== build 44 ==
## fft16
module fft16 (
    input  wire              clk,
    input  wire              rst_n,
    input  wire              start,
    input  wire signed [8:0] din_i,
    input  wire signed [8:0] din_q,
    output wire              ready,
    output wire              dout_valid,
    output wire signed [8:0] dout_i,
    output wire signed [8:0] dout_q
);
wire signed [8:0] fifo1_dout_i, fifo1_dout_q, fifo2_dout_i, fifo2_dout_q;
fft #(.SAMPLE_WORD_LENGTH(9), .SAMPLE_INT_LENGTH(0), .SAMPLE_FLOAT_LENGTH(8), .FIFO_DEPTH(16)) u_fft (
    .fifo1_dout_i (fifo1_dout_i),
    .fifo1_dout_q (fifo1_dout_q),
    .fifo2_dout_i (fifo2_dout_i),
    .fifo2_dout_q (fifo2_dout_q),
    .din_i        (din_i),
    .din_q        (din_q),
    .strt_pulse   (start),
    .valid_in     (1'b1),
    .rst          (rst_n),
    .clk          (clk),
    .idle         (ready),
    .res_valid    (dout_valid),
    .res_i        (dout_i),
    .res_q        (dout_q)
);
endmodule
Size in the first run: roughly 4,800 cells after synthesis, roughly 740 flip-flops, roughly 41 I/O pins.
export LEC_CHECK = 0
export ABC_AREA = 0
export CAP_MARGIN = 20
export CELL_PAD_IN_SITES_DETAIL_PLACEMENT = 0
export CORE_MARGIN = 2
export CORE_UTILIZATION = 72
export CTS_CLUSTER_DIAMETER = 283
export GPL_ROUTABILITY_DRIVEN = 1
export PLACE_DENSITY = 0.37
export SETUP_SLACK_MARGIN = -0.55
export SLEW_MARGIN = 20
create_clock -name core_clock -period 8.75 [get_ports {clk}]
run.sh (not shown) runs the stock make flow with config.mk's settings and CLKGATE_MAP_FILE=.
Build 44 completed end to end; final checks failed (negative setup slack).
[inputs] build 60 vs build 44
Settings: GPL_ROUTABILITY_DRIVEN: 1 -> unset; CTS_CLUSTER_DIAMETER: 283 -> unset; SETUP_SLACK_MARGIN: -0.55 -> -0.58; PLACE_DENSITY: 0.37 -> unset; ABC_AREA: 0 -> unset; CELL_PAD_IN_SITES_DETAIL_PLACEMENT: 0 -> unset; the clock period (ns, I/O delays scaled along): 8.75 -> 6.0.
### Flow results
- The log for build 60 ends in 5_1_grt with error DPL-0033, so the run never completed.
- Build 60 vs. build 44: fraction of registers with async set/reset stayed essentially flat, final weighted congestion in routability-driven placement climbed about 0.6%, number of buffers inserted by post-CTS setup repair climbed 9.0%.
- Diff build 60..build 44 | number of distinct library cells after synthesis | unchanged
- Compared with build 44, build 60 shows area of placed instances that has gone up slightly.
- Maximum level of the CTS H-tree: build 60 vs build 44, no meaningful difference
- Build 60 vs. build 44: number of gates resized after CTS now larger; portion of netlist area occupied by mux cells closely matched the old numbers.
- As of build 60, CTS buffer count had risen slightly compared to build 44.
Changes in build 72 relative to build 60:
Settings: SETUP_SLACK_MARGIN no longer set, was -0.58; CORE_UTILIZATION now 62, was 72; the clock period (ns, I/O delays scaled along) now 9.88, was 6.0.
Notes after the runs:
- Post-DP HPWL sits lower in build 72 than in build 60.
- Nothing crashed in build 72 and all stages finished; the problem is that the final layout failed, the offending checks being negative setup slack.
- Number of rows in the core area in build 72 is 8 above build 60.
- Build 60 -> build 72: weighted congestion reported at the end of routability-driven placement decreased by a few percent
- Floorplan die area was lower in build 60 than in build 72.
- Taking build 60 as the reference, in build 72 area figure in the yosys stat output shows no meaningful change, area of the placeable core went up, floorplan die width saw an increase.
Setup changes, build 72 to build 95
Settings: SETUP_SLACK_MARGIN now -0.58, previously not set; CORE_UTILIZATION now 70, was 62; the clock period (ns, I/O delays scaled along) now 5.88, was 9.88.
Results
In build 95, number of global-route vias before repair is higher than in build 72.
The final report for build 95 shows a completed flow and a layout that fails verification, specifically negative setup slack.
Looking at critical path depth across build 72 and build 95, the one that comes out higher is build 72.
From build 72 to build 95, post-synthesis async set-or-reset flop share did not move at all.
--- input diff build 95..build 89 ---
Settings: TNS_END_PERCENT now 30, previously not set; SETUP_SLACK_MARGIN no longer set, was -0.58; CORE_UTILIZATION now 68, was 70; the clock period (ns, I/O delays scaled along) now 8.53, was 5.88.
[summary]
Build 89 finished every stage; the final checks, however, were not passed, the failures being negative setup slack. Every stage of build 95 finished as expected; the final checks, on the other hand, flagged negative setup slack, which means the layout fails. Build 95 has lower chip area than build 89. Between build 89 and build 95, it is build 89 whose wire length of the first global-routing pass is lower, by 17 mm. In the flow results for build 89 and build 95, the final period demand of the worst path is smaller on build 89. Measured against build 89, the routed wire length of build 95 comes out at 1.13 times the reference value. Going from build 95 to build 89, routed wire length per instance shrinks by 11%.
#### Input delta (build 37 over build 89)
Settings: TNS_END_PERCENT removed (was 30); CORE_UTILIZATION changed from 68 to 56; the clock period (ns, I/O delays scaled along) changed from 8.53 to 9.91.
==> results <==
- Build 37 | stages: all done | timing, DRC, antenna: all pass
- Delta (build 37 minus build 89): wire length of the first global-routing pass dropped about 1%; area of the die climbed 17,000 um^2; TritonCTS buffer count climbed about 1.4%; count of input and output buffers barely changed.

========
fft16 again, from the RTL that the note above started with.
// fft16
module fft16 (
    input  wire              clk,
    input  wire              rst_n,
    input  wire              start,
    input  wire signed [8:0] din_i,
    input  wire signed [8:0] din_q,
    output wire              ready,
    output wire              dout_valid,
    output wire signed [8:0] dout_i,
    output wire signed [8:0] dout_q
);
wire signed [8:0] fifo1_dout_i, fifo1_dout_q, fifo2_dout_i, fifo2_dout_q;
fft #(.SAMPLE_WORD_LENGTH(9), .SAMPLE_INT_LENGTH(0), .SAMPLE_FLOAT_LENGTH(8), .FIFO_DEPTH(16)) u_fft (
    .fifo1_dout_i (fifo1_dout_i),
    .fifo1_dout_q (fifo1_dout_q),
    .fifo2_dout_i (fifo2_dout_i),
    .fifo2_dout_q (fifo2_dout_q),
    .din_i        (din_i),
    .din_q        (din_q),
    .strt_pulse   (start),
    .valid_in     (1'b1),
    .rst          (rst_n),
    .clk          (clk),
    .idle         (ready),
    .res_valid    (dout_valid),
    .res_i        (dout_i),
    .res_q        (dout_q)
);
endmodule
Settings: LEC_CHECK=0, ABC_AREA=0, CAP_MARGIN=20, CELL_PAD_IN_SITES_DETAIL_PLACEMENT=0, CORE_MARGIN=2, CORE_UTILIZATION=40, GPL_ROUTABILITY_DRIVEN=1, PLACE_DENSITY_LB_ADDON=0.28, SETUP_SLACK_MARGIN=-0.55, SLEW_MARGIN=20; clock period 13.9 ns.
Then changed:
--- a/flow/config.mk
+++ b/flow/config.mk
@@ -11,6 +11,6 @@
 export CORE_MARGIN = 2
-export CORE_UTILIZATION = 40
+export CORE_UTILIZATION = 71
+export CTS_CLUSTER_SIZE = 42
 export GPL_ROUTABILITY_DRIVEN = 1
-export PLACE_DENSITY_LB_ADDON = 0.28
-export SETUP_SLACK_MARGIN = -0.55
+export SETUP_SLACK_MARGIN = 0.88
 export SLEW_MARGIN = 20
==> flow/constraint.sdc (replaced) <==
create_clock -name core_clock -period 9.36 [get_ports {clk}]
set_input_delay 1.8720 -clock core_clock [delete_from_list [all_inputs] [get_ports {clk}]]
set_output_delay 1.8720 -clock core_clock [all_outputs]
set_load 0.01 [all_outputs]
The changed run ran to the end with violations: negative setup slack.
Non-clock buffer count rises by 825.
Synthesized cell count does not change.
Worst setup slack gets worse by 2.8 ns.
Via count rises by a quarter to a third.
Clock skew rises by 0.0064 ns.
Sequential share of layout area falls by 4.8 points.
Then changed:
==> flow/config.mk (replaced) <==
export PLATFORM = sky130hd
export DESIGN_NAME = fft16
export DESIGN_NICKNAME = fft16
export VERILOG_FILES = /design/flow/design.v
export SDC_FILE = /design/flow/constraint.sdc
export NUM_CORES = 4
export LEC_CHECK = 0
export CAP_MARGIN = 20
export CORE_MARGIN = 2
export CORE_UTILIZATION = 70
export SLEW_MARGIN = 20
==> flow/constraint.sdc (replaced) <==
create_clock -name core_clock -period 7.16 [get_ports {clk}]
set_input_delay 1.4320 -clock core_clock [delete_from_list [all_inputs] [get_ports {clk}]]
set_output_delay 1.4320 -clock core_clock [all_outputs]
set_load 0.01 [all_outputs]
Result: Now the flow failed in clock tree synthesis (DPL-0033). Synthesized area does not change. Synthesized cell count is unchanged. Die size went up by 1.4%.
Then changed:
--- a/flow/config.mk
+++ b/flow/config.mk
@@ -9,3 +9,3 @@
 export CORE_MARGIN = 2
-export CORE_UTILIZATION = 70
+export CORE_UTILIZATION = 40
 export SLEW_MARGIN = 20
==> flow/constraint.sdc (replaced) <==
create_clock -name core_clock -period 9.91 [get_ports {clk}]
set_input_delay 1.9820 -clock core_clock [delete_from_list [all_inputs] [get_ports {clk}]]
set_output_delay 1.9820 -clock core_clock [all_outputs]
set_load 0.01 [all_outputs]
What happened: Now the flow produced a clean layout; die size increases by 74%; synthesized cell count is unchanged; synthesized area is unchanged.
Then changed:
--- a/flow/config.mk
+++ b/flow/config.mk
@@ -9,3 +9,4 @@
 export CORE_MARGIN = 2
-export CORE_UTILIZATION = 40
+export CORE_UTILIZATION = 64
+export SETUP_SLACK_MARGIN = 1.52
 export SLEW_MARGIN = 20
==> flow/constraint.sdc (replaced) <==
create_clock -name core_clock -period 5.52 [get_ports {clk}]
set_input_delay 1.1040 -clock core_clock [delete_from_list [all_inputs] [get_ports {clk}]]
set_output_delay 1.1040 -clock core_clock [all_outputs]
set_load 0.01 [all_outputs]
With this change the flow completed, yet does not pass: negative setup slack.
Register-to-register slack degrades by 4.3 ns.
Design area rises by 4.4%.
Area after synthesis does not change.
Routed wire length climbs by 4.0%.
Sequential cell count stays the same.
Worst setup slack got worse by 4.3 ns.
Then changed:
--- a/flow/config.mk
+++ b/flow/config.mk
@@ -9,4 +9,4 @@
 export CORE_MARGIN = 2
-export CORE_UTILIZATION = 64
-export SETUP_SLACK_MARGIN = 1.52
+export CORE_UTILIZATION = 66
+export CTS_CLUSTER_DIAMETER = 127
 export SLEW_MARGIN = 20
==> flow/constraint.sdc (replaced) <==
create_clock -name core_clock -period 8.76 [get_ports {clk}]
set_input_delay 1.7520 -clock core_clock [delete_from_list [all_inputs] [get_ports {clk}]]
set_output_delay 1.7520 -clock core_clock [all_outputs]
set_load 0.01 [all_outputs]
Outcome: The new run finished but fails on negative setup slack. Wire length is about the same. Utilization grows by 1.4 points. Non-clock buffer count shrinks by 80. Die area shrinks by a few percent. Critical path depth shrinks by 1. Worst hold slack is better by 0.0035 ns. Fmax shrinks by a few percent. Via count grows slightly.
